Design top, start of the top module:
module top(
     input wire clk, reset,
     input wire start, si,
     output wire [3:0] an,
     output wire [7:0] sseg
    );
wire [4:0] dig3_in, dig2_in, dig1_in, dig0_in;
wire [4:0] dig3_out, dig2_out, dig1_out, dig0_out;
LF_counter top_unit
(.clk(clk), .reset(reset), .start(start), .si(si),
.dig3(dig3_in), .dig2(dig2_in), .dig1(dig1_in), .dig0(dig0_in));
my_register register_unit
(.clk(clk), .reset(reset), .data3_in(dig3_in), .data2_in(dig2_in), .data1_in(dig1_in), .data0_in(dig0_in), 
.data3_out(dig3_out), .data2_out(dig2_out), .data1_out(dig1_out), .data0_out(dig0_out));
seg7 seg7_unit
(.clk(clk), .reset(reset), .sseg(sseg), .an(an),
.in3(dig3_out), .in2(dig2_out), .in1(dig1_out), .in0(dig0_out));  
endmodule
make LEC_CHECK=0 CAP_MARGIN=20 CORE_MARGIN=2 CORE_UTILIZATION=41 SLEW_MARGIN=20 finish   # period 5.22 ns
run.sh (not shown) runs the stock make flow with config.mk's settings and CLKGATE_MAP_FILE=.
Next try:
Settings changed: ABC_AREA set to 1, CORE_UTILIZATION 41 to 72, CTS_CLUSTER_DIAMETER set to 368, CTS_CLUSTER_SIZE set to 15, PLACE_DENSITY_LB_ADDON set to 0.07.
Clock period 5.22 ns to 2.9 ns, I/O delays scaled along.
Outcome: Final cell count went up by about a fifth; clock skew barely changes; final area went up slightly; worst setup slack gets worse by 0.84 ns; first-iteration DRC count went up by well over a third.
Next try:
Settings changed: SETUP_SLACK_MARGIN set to 0.74, SLEW_MARGIN 20 to 40.
=> The changed run finished clean. Utilization grows by 4.1 points. Register-to-register slack improved by 0.40 ns. First-iteration DRC count is higher by 3.0%. Worst setup slack gets better by 0.017 ns. Count of clock-buffer cells in the layout stays the same.
Next try:
Settings changed: CTS_CLUSTER_DIAMETER 368 to not set, CTS_CLUSTER_SIZE 15 to not set, PLACE_DENSITY_LB_ADDON 0.07 to not set, SETUP_SLACK_MARGIN 0.74 to not set, SLEW_MARGIN 40 to 20.
Effect: Register-to-register slack loses 0.33 ns; via count drops by 3.3%; design area went down by 2.2%; synthesized area is unchanged; sequential cell count stays the same; cell count is about the same; clock skew drops by 0.016 ns; combinational power fell by 23%; maximum frequency came out lower by 1.2%.
Next try:
Settings changed: CORE_ASPECT_RATIO set to 0.92, CTS_CLUSTER_DIAMETER set to 368, CTS_CLUSTER_SIZE set to 15, PLACE_DENSITY_LB_ADDON set to 0.05, SETUP_SLACK_MARGIN set to 0.74, SLEW_MARGIN 20 to 40.
Outcome:
- The changed run finished with timing, DRC and antenna clean
- die size stays flat
- via count rose by 4.7%
- global-route usage rose by 0.35 points
- non-clock buffer count rose by 14
- first-iteration DRC count rose by 65%
- total power fell by about 10%
- setup slack is worse by 0.038 ns
Next try:
Settings changed: CORE_ASPECT_RATIO 0.92 to not set, CTS_CLUSTER_DIAMETER 368 to not set, CTS_CLUSTER_SIZE 15 to 10, PLACE_DENSITY_LB_ADDON 0.05 to not set, SETUP_SLACK_MARGIN 0.74 to 0.26, SLEW_MARGIN 40 to 20.
Effect: Wire length is lower by about 9%. Sequential cell count stays the same. Power rises by about 7%. Area after synthesis stays the same.

* * *

top again, from the RTL that the note above started with.
Settings: LEC_CHECK=0, CAP_MARGIN=15, CELL_PAD_IN_SITES_DETAIL_PLACEMENT=0, CORE_ASPECT_RATIO=1.59, CORE_MARGIN=2, CORE_UTILIZATION=70, CTS_CLUSTER_SIZE=99, HOLD_SLACK_MARGIN=0.26, MAX_ROUTING_LAYER=met5, SETUP_SLACK_MARGIN=0.14, SLEW_MARGIN=20; clock period 3.3 ns.
The baseline ran to the end with no violations.
Rerun with:
Settings changed: ABC_AREA from default to 1, CORE_ASPECT_RATIO 1.59 to 0.9, CORE_UTILIZATION 70 to 72, HOLD_SLACK_MARGIN 0.26 to default, PLACE_DENSITY from default to 0.36, SETUP_SLACK_MARGIN 0.14 to 0.84.
Clock period 3.3 ns to 2.9 ns, I/O delays scaled along.
Result: Now the flow completed, yet does not pass: setup timing. Sequential share of layout area goes down by 4.9 points. Cell area goes up by 15%. Worst setup slack gets worse by 0.20 ns. Wire length goes up by about 40%. Utilization goes up by 9.6 points. Power goes up by 43%. Global-route usage goes up by 6.9 points. Cell count goes up by 29%. Clock skew goes up by 0.011 ns. Register-to-register slack gets better by 0.37 ns.
Rerun with:
Settings changed: CAP_MARGIN 15 to 20, CELL_PAD_IN_SITES_DETAIL_PLACEMENT 0 to default, CORE_ASPECT_RATIO 0.9 to default, CTS_CLUSTER_DIAMETER from default to 93, CTS_CLUSTER_SIZE 99 to default, GPL_ROUTABILITY_DRIVEN from default to 0, MAX_ROUTING_LAYER met5 to default, PLACE_DENSITY 0.36 to default, PLACE_DENSITY_LB_ADDON from default to 0.08, SETUP_SLACK_MARGIN 0.84 to 0.73.
The changed run ran to the end with no violations; worst setup slack improved by 0.10 ns; sequential share of layout area is higher by 0.90 points; combinational power is lower by 18%; global-route usage is lower by 2.4 points.
Power and IR drop assume default switching activity.
